== run A ==
==> flow/design.v <==
module aoc_solver_top #(
    parameter WIDTH    = 32,
    parameter HEIGHT   = 32,
    parameter LOG_SIZE = 10
) (
    input         clear,
    input         clock,
    input  [31:0] reg_wdata,
    input         reg_write_strobe,
    input  [3:0]  reg_addr,
    output [31:0] reg_rdata
);
    localparam LATENCY = WIDTH + 5;
    localparam CELLS   = WIDTH * HEIGHT;
    localparam [2:0] S_START    = 3'd0;
    localparam [2:0] S_LOAD     = 3'd1;
    localparam [2:0] S_PROCESS  = 3'd2;
    localparam [2:0] S_CHECK    = 3'd3;
    localparam [2:0] S_FINISHED = 3'd4;
    reg  [LOG_SIZE-1:0] ram_write_addr;
    wire ram_write_en = reg_write_strobe & (reg_addr == 4'd3);
    wire start        = reg_write_strobe & (reg_addr == 4'd0) & reg_wdata[0];
    always @(posedge clock)
        if (clear)
            ram_write_addr <= {LOG_SIZE{1'b0}};
        else if (reg_write_strobe & (reg_addr == 4'd2))
            ram_write_addr <= reg_wdata[LOG_SIZE-1:0];
    reg [2:0]          state;
    reg [LOG_SIZE-1:0] x_count, y_count, read_addr;
    reg [15:0]         total_removed;
    reg                has_changed;
    wire in_load      = (state == S_LOAD);
    wire in_process   = (state == S_PROCESS);
    wire enable_shift = in_load | in_process;
    reg mem [0:(1<<LOG_SIZE)-1];
    reg rd_q0, rd_q1, rd_q2;
    always @(posedge clock)
        if (clear) begin
            rd_q0 <= 1'b0;
            rd_q1 <= 1'b0;
            rd_q2 <= 1'b0;
        end else begin
            rd_q0 <= mem[read_addr];
            rd_q1 <= rd_q0;
            rd_q2 <= rd_q1;
        end
    wire row0 = rd_q2;
    reg [WIDTH-1:0] line1, line2;
    wire row1 = line1[WIDTH-1];
    wire row2 = line2[WIDTH-1];
    reg r0c1, r0c2, r1c1, r1c2, r2c1, r2c2;
    always @(posedge clock)
        if (clear) begin
            line1 <= {WIDTH{1'b0}};
            line2 <= {WIDTH{1'b0}};
            {r0c1, r0c2, r1c1, r1c2, r2c1, r2c2} <= 6'd0;
        end else if (enable_shift) begin
            line1 <= {line1[WIDTH-2:0], row0};
            line2 <= {line2[WIDTH-2:0], row1};
            r0c1 <= row0; r0c2 <= r0c1;
            r1c1 <= row1; r1c2 <= r1c1;
            r2c1 <= row2; r2c2 <= r2c1;
        end
    reg [LOG_SIZE-1:0] cur_x_pipe [0:LATENCY-2];
    reg [LOG_SIZE-1:0] cur_y_pipe [0:LATENCY-2];
    reg [LOG_SIZE-1:0] waddr_pipe [0:LATENCY-1];
    integer i;
    always @(posedge clock)
        if (clear) begin
            for (i = 0; i < LATENCY - 1; i = i + 1) begin
                cur_x_pipe[i] <= {LOG_SIZE{1'b0}};
                cur_y_pipe[i] <= {LOG_SIZE{1'b0}};
            end
            for (i = 0; i < LATENCY; i = i + 1)
                waddr_pipe[i] <= {LOG_SIZE{1'b0}};
        end else begin
            cur_x_pipe[0] <= x_count;
            cur_y_pipe[0] <= y_count;
            for (i = 1; i < LATENCY - 1; i = i + 1) begin
                cur_x_pipe[i] <= cur_x_pipe[i-1];
                cur_y_pipe[i] <= cur_y_pipe[i-1];
            end
            waddr_pipe[0] <= read_addr;
            for (i = 1; i < LATENCY; i = i + 1)
                waddr_pipe[i] <= waddr_pipe[i-1];
        end
    wire [LOG_SIZE-1:0] cur_x      = cur_x_pipe[LATENCY-2];
    wire [LOG_SIZE-1:0] cur_y      = cur_y_pipe[LATENCY-2];
    wire [LOG_SIZE-1:0] write_addr = waddr_pipe[LATENCY-1];
    wire is_left   = (cur_x == 0);
    wire is_right  = (cur_x == WIDTH - 1);
    wire is_top    = (cur_y == 0);
    wire is_bottom = (cur_y == HEIGHT - 1);
    wire n_ul = r2c2 & ~(is_top | is_left);
    wire n_u  = r2c1 & ~is_top;
    wire n_ur = row2 & ~(is_top | is_right);
    wire n_l  = r1c2 & ~is_left;
    wire n_r  = row1 & ~is_right;
    wire n_dl = r0c2 & ~(is_bottom | is_left);
    wire n_d  = r0c1 & ~is_bottom;
    wire n_dr = row0 & ~(is_bottom | is_right);
    wire [3:0] count_now = n_ul + n_u + n_ur + n_l + n_r + n_dl + n_d + n_dr;
    reg [3:0] neighbours_count;
    reg       center_delayed;
    always @(posedge clock)
        if (clear) begin
            neighbours_count <= 4'd0;
            center_delayed   <= 1'b0;
        end else if (enable_shift) begin
            neighbours_count <= count_now;
            center_delayed   <= r1c1;
        end
    wire remove    = in_process & center_delayed & (neighbours_count < 4'd4);
    wire advancing = in_load | (in_process & (read_addr < CELLS));
    wire                mem_we    = ram_write_en | remove;
    wire [LOG_SIZE-1:0] mem_waddr = remove ? write_addr : ram_write_addr;
    wire                mem_wdata = remove ? 1'b0 : reg_wdata[0];
    always @(posedge clock)
        if (mem_we)
            mem[mem_waddr] <= mem_wdata;
    always @(posedge clock)
        if (clear) begin
            state         <= S_START;
            x_count       <= {LOG_SIZE{1'b0}};
            y_count       <= {LOG_SIZE{1'b0}};
            read_addr     <= {LOG_SIZE{1'b0}};
            total_removed <= 16'd0;
            has_changed   <= 1'b0;
        end else begin
            if (advancing) begin
                read_addr <= read_addr + 1'b1;
                if (x_count == WIDTH - 1) begin
                    x_count <= {LOG_SIZE{1'b0}};
                    y_count <= y_count + 1'b1;
                end else
                    x_count <= x_count + 1'b1;
            end
            case (state)
                S_START:
                    if (start) begin
                        total_removed <= 16'd0;
                        read_addr     <= {LOG_SIZE{1'b0}};
                        x_count       <= {LOG_SIZE{1'b0}};
                        y_count       <= {LOG_SIZE{1'b0}};
                        has_changed   <= 1'b0;
                        state         <= S_LOAD;
                    end
                S_LOAD:
                    if (read_addr == LATENCY - 1)
                        state <= S_PROCESS;
                S_PROCESS: begin
                    if (remove) begin
                        has_changed   <= 1'b1;
                        total_removed <= total_removed + 16'd1;
                    end
                    if (write_addr == CELLS - 1)
                        state <= S_CHECK;
                end
                S_CHECK:
                    if (has_changed) begin
                        has_changed <= 1'b0;
                        read_addr   <= {LOG_SIZE{1'b0}};
                        x_count     <= {LOG_SIZE{1'b0}};
                        y_count     <= {LOG_SIZE{1'b0}};
                        state       <= S_LOAD;
                    end else
                        state <= S_FINISHED;
                default: ;
            endcase
        end
    wire done = (state == S_FINISHED);
    assign reg_rdata = (reg_addr == 4'd1) ? {total_removed, 15'd0, done} : 32'd0;
endmodule
clock: 3.06 ns
lec_check: 0
cap_margin: 5
cell_pad_in_sites_detail_placement: 0
core_margin: 2
core_utilization: 72
cts_cluster_size: 14
hold_slack_margin: -0.08
place_density: 0.61
setup_slack_margin: -0.18
slew_margin: 40
run.sh (not shown) runs the stock make flow with config.mk's settings and CLKGATE_MAP_FILE=.
Every stage of run A finished as expected; the final checks, on the other hand, flagged setup timing, which means the layout fails.
The following lists how run B was set up differently from run A:
Settings: a change of SLEW_MARGIN from 40 to 20; a change of SETUP_SLACK_MARGIN from -0.18 to 0.7; a deleted HOLD_SLACK_MARGIN that had been -0.08; a change of PLACE_DENSITY from 0.61 to 0.63; a deleted CTS_CLUSTER_SIZE that had been 14; a deleted CELL_PAD_IN_SITES_DETAIL_PLACEMENT that had been 0; an added CTS_CLUSTER_DIAMETER of 147; a change of the clock period (ns, I/O delays scaled along) from 3.06 to 4.9.
### Flow results
Of run B and run A, only run B finishes the flow clean. Run A had finished all stages when the layout checks came back failing, citing setup timing. Summary of run B over run A: minimum clock period after layout now larger; area overhead of the layout relative to synthesis now smaller; post-route met1 wirelength now smaller; sequential share of layout area now larger. Cmp run B and run A / instance count along the most critical hold path / higher: run A. [diff] worst hold slack, run B relative to run A: improvement. Diff run A..run B | synthesized cell count | unchanged.
#### Input delta (run C over run B)
Settings: removing PLACE_DENSITY (formerly 0.63); changing CAP_MARGIN from 5 to 20; removing CTS_CLUSTER_DIAMETER (formerly 147); setting PLACE_DENSITY_LB_ADDON to 0.03 for the first time; setting CTS_CLUSTER_SIZE to 14 for the first time; changing SETUP_SLACK_MARGIN from 0.7 to 0.81; changing the clock period (ns, I/O delays scaled along) from 4.9 to 3.09.
### Flow results
Finished, but not clean: run C, with setup timing. Against run B, run C comes in 1.59 ns lower on final setup slack of the worst path. Between run C and run B, it is run C whose wire length per cell after detailed routing is higher, by 5.2%. Side by side, final-layout clock buffer total turned out higher in run C than in run B. Run C falls short of run B in switching power summed over all nets. Total track usage (higher): run C. Summary of run C over run B: relative contribution of combinational cells to total power went up; number of antenna violations at the first check in global routing went up.
### run C -> run D
Settings: SETUP_SLACK_MARGIN removed (was 0.81); CTS_CLUSTER_SIZE removed (was 14); PLACE_DENSITY_LB_ADDON removed (was 0.03); CORE_UTILIZATION changed from 72 to 21; the clock period (ns, I/O delays scaled along) changed from 3.09 to 5.23.
Notes after the runs:
Diff run C -> run D: detail-routed net length per standard cell down 7.8 um; final total power dropped 40%; cell internal power dissipation now smaller; portion of the clock cycle consumed by the worst path in the final layout went down; design area higher.
Leakage component of the power: run C and run D compared, lower one is run D
Of run C and run D, just one finished clean: run D.
The flow for run C finished, though final verification flagged setup timing.
Run C reports its cell with the biggest individual delay on the critical path as sky130_fd_sc_hd__or4_4 while run D reports sky130_fd_sc_hd__dfxtp_1.
Latest clock arrival within the worst-skew pair, run C and run D: lower on run C
For the cell row count, run D came in about 90% higher than run C did.
Power share of the combinational group for run D is lower than for run C.


Setup of build 83:
// aoc_solver_top: RTL as listed in full above, without the edits since
clock: 4.9 ns
lec_check: 0
cap_margin: 20
core_aspect_ratio: 0.71
core_margin: 2
core_utilization: 72
cts_cluster_diameter: 147
place_density: 0.63
setup_slack_margin: 0.7
slew_margin: 20
Build 83: no failed stages, no open violations at the end
Inputs modified between build 83 and build 89:
- a deleted CTS_CLUSTER_DIAMETER that had been 147
- a deleted CORE_ASPECT_RATIO that had been 0.71
- a deleted SETUP_SLACK_MARGIN that had been 0.7
- a deleted PLACE_DENSITY that had been 0.63
- a change of CORE_UTILIZATION from 72 to 40
- a change of the clock period (ns, I/O delays scaled along) from 4.9 to 4.0
Looking at worst setup slack across both flows, build 89 is the weaker of the two, with build 83 ahead. Looking at cell area across build 83 and build 89, the one that comes out lower is build 83. Total power (build 83 / build 89): 0.77. Between build 89 and build 83, it is build 89 whose worst hold slack is lower, by 4.3 ps. Measured against each other, build 83 and build 89 differ in non-clock buffer count, the lower figure coming from build 83. Delta (build 89 minus build 83): routed wire length climbed about 5%, total buffers and inverters traversed by the critical path climbed 1, non-clock buffering overhead in the final layout climbed 0.77 points, largest net degree at the start of global routing dropped 76, area added between synthesis and finish climbed 4.3 points. Between build 89 and build 83, it is build 89 whose met2 usage in global routing is lower, by 16 points.
Modified inputs, build 63 compared to build 89
- putting CTS_CLUSTER_SIZE at 14 where nothing was set
- swapping 40 for 67 in CORE_UTILIZATION
- swapping 4.0 for 3.09 in the clock period (ns, I/O delays scaled along)
==> results <==
The layout from build 63, despite a flow that completed every stage, fails the layout checks, with the failing checks listed as negative setup slack.
Combinational group share of total power delta (build 63 -> build 89): insignificant
Final critical path time including I/O delays and setup is lower on build 63
Utilization build 89 -> build 63: up
Build 63 reports its class of the tightest hold or removal check as in -> reg while build 89 reports reg -> reg.
For build 66, these inputs were changed with respect to build 63:
- CORE_UTILIZATION now 72, was 67
- CTS_CLUSTER_SIZE no longer set, was 14
- CTS_CLUSTER_DIAMETER now 147, previously not set
- SETUP_SLACK_MARGIN now 0.7, previously not set
- the clock period (ns, I/O delays scaled along) now 4.9, was 3.09
==> results <==
- Build 66 completed end to end with timing, DRC and antenna clean.
- Global-route usage delta for build 66 relative to build 63: 0.89 points higher
- Against build 63, build 66 comes in 0.26 µm lower on routed wire length per instance.
- Path type of the worst min-delay path = in -> reg: build 63; path type of the worst min-delay path = reg -> reg: build 66
- [compare] base=build 63 new=build 66: first-iteration DRC count rose 713, signed area change from the synthesized netlist to the final layout fell 2.7 points, power after layout fell 21 mW, part of the total power dissipated in the clock network fell 0.3 points, hold slack rose 230 ps.
- The first-pass GRT wire length of build 66 falls short of that of build 63 by 4.2%.
- [compare] base=build 63 new=build 66: routed wire length now smaller; combinational share of cell area now larger; cell area reported after detailed placement now smaller.


RTL: the design.v shown in full above, as it stands there.
make LEC_CHECK=0 CAP_MARGIN=20 CELL_PAD_IN_SITES_GLOBAL_PLACEMENT=2 CORE_ASPECT_RATIO=1.53 CORE_MARGIN=8 CORE_UTILIZATION=40 CTS_CLUSTER_SIZE=95 HOLD_SLACK_MARGIN=0.16 SLEW_MARGIN=20 TNS_END_PERCENT=65 finish   # period 5.0 ns
Edit:
==> flow/config.mk (replaced) <==
export PLATFORM = sky130hd
export DESIGN_NAME = aoc_solver_top
export DESIGN_NICKNAME = aoc_solver_top
export VERILOG_FILES = /design/flow/design.v
export SDC_FILE = /design/flow/constraint.sdc
export NUM_CORES = 4
export LEC_CHECK = 0
export ABC_AREA = 0
export CAP_MARGIN = 30
export CELL_PAD_IN_SITES_GLOBAL_PLACEMENT = 2
export CORE_ASPECT_RATIO = 0.63
export CORE_MARGIN = 10
export CORE_UTILIZATION = 26
export SETUP_SLACK_MARGIN = -0.2
export SLEW_MARGIN = 20
Final area grows by 1.4%.
Clock-buffer cell count came out lower by 39.
Worst setup slack loses 0.015 ns.
Edit:
==> flow/config.mk (replaced) <==
export PLATFORM = sky130hd
export DESIGN_NAME = aoc_solver_top
export DESIGN_NICKNAME = aoc_solver_top
export VERILOG_FILES = /design/flow/design.v
export SDC_FILE = /design/flow/constraint.sdc
export NUM_CORES = 4
export LEC_CHECK = 0
export CAP_MARGIN = 20
export CORE_MARGIN = 2
export CORE_UTILIZATION = 70
export CTS_CLUSTER_SIZE = 33
export SETUP_SLACK_MARGIN = 0.67
export SLEW_MARGIN = 20
==> flow/constraint.sdc (replaced) <==
create_clock -name core_clock -period 2.89 [get_ports {clock}]
set_input_delay 0.5780 -clock core_clock [delete_from_list [all_inputs] [get_ports {clock}]]
set_output_delay 0.5780 -clock core_clock [all_outputs]
set_load 0.01 [all_outputs]
What happened: This time the run ran to the end with violations: negative setup slack; power rises by 75%; sequential power went up by 73%; setup slack is worse by 1.8 ns; final cell count is lower by 21%; core utilization grows by 56 points; via count rose by 14%.
Edit:
--- a/flow/config.mk
+++ b/flow/config.mk
@@ -9,5 +9,3 @@
 export CORE_MARGIN = 2
-export CORE_UTILIZATION = 70
-export CTS_CLUSTER_SIZE = 33
-export SETUP_SLACK_MARGIN = 0.67
+export CORE_UTILIZATION = 68
 export SLEW_MARGIN = 20
==> flow/constraint.sdc (replaced) <==
create_clock -name core_clock -period 4.0 [get_ports {clock}]
set_input_delay 0.8000 -clock core_clock [delete_from_list [all_inputs] [get_ports {clock}]]
set_output_delay 0.8000 -clock core_clock [all_outputs]
set_load 0.01 [all_outputs]
- The new run completed without violations
- sequential power shrinks by a quarter to a third
- area after synthesis does not change
- fmax increases slightly
- utilization shrinks by 9.3 points
- sequential share of layout area goes up by 5.0 points


RTL: the design.v shown in full above, as it stands there.
make LEC_CHECK=0 CAP_MARGIN=20 CORE_MARGIN=2 CORE_UTILIZATION=40 SLEW_MARGIN=20 finish   # period 2.41 ns
The baseline completed, yet does not pass: setup timing.
Rerun with:
clock period = 5.0 ns   (was 2.41 ns; I/O delays follow)
Outcome: Now the flow finished with timing, DRC and antenna clean; die area stays the same; wire length went down by roughly a tenth; hold slack gains 320 ps.
Rerun with:
ABC_AREA = 0   (was default)
CAP_MARGIN = 30   (was 20)
CORE_ASPECT_RATIO = 0.63   (was default)
CORE_UTILIZATION = 26   (was 40)
Result: Clock skew shrinks by 13 ps. Area after synthesis stays the same. Sequential power hardly moves. Count of clock-buffer cells in the layout is lower by 49. Design area goes up by 1.3%. Via count rose by 0.60%. Wire length rises by 3.1%. Setup slack improved by 58 ps. Fmax rose by 1.5%. Final cell count came out higher by 16%.
Rerun with:
ABC_AREA = default   (was 0)
CAP_MARGIN = 20   (was 30)
CORE_ASPECT_RATIO = default   (was 0.63)
CORE_UTILIZATION = 40   (was 26)
SETUP_SLACK_MARGIN = -0.04   (was default)
clock period = 4.0 ns   (was 5.0 ns; I/O delays follow)
Outcome:
- The changed run finished with timing, DRC and antenna clean
- wire length decreases by 0.68%
- die area drops by 35%
- clock-buffer cell count increases by 35
- cell area barely changes
- clock power rises by 37%
- total power came out higher by 30%
Rerun with:
ABC_AREA = 1   (was default)
CORE_UTILIZATION = 70   (was 40)
CTS_CLUSTER_DIAMETER = 210   (was default)
CTS_CLUSTER_SIZE = 21   (was default)
SETUP_SLACK_MARGIN = default   (was -0.04)
clock period = 2.22 ns   (was 4.0 ns; I/O delays follow)
With this change the flow produced a layout that fails on setup timing.
Fmax increases by 12%.
Setup slack loses 1400 ps.
Sequential share of layout area decreases by 1.2 points.
Design area increases by 2.0%.
First-iteration DRC count increases by 61%.
Cell count increases by about 19%.
Register-to-register slack loses 1400 ps.
Count of clock-buffer cells in the layout decreases by 144.
Clock power increases by about 6%.
Power and IR drop assume default switching activity.
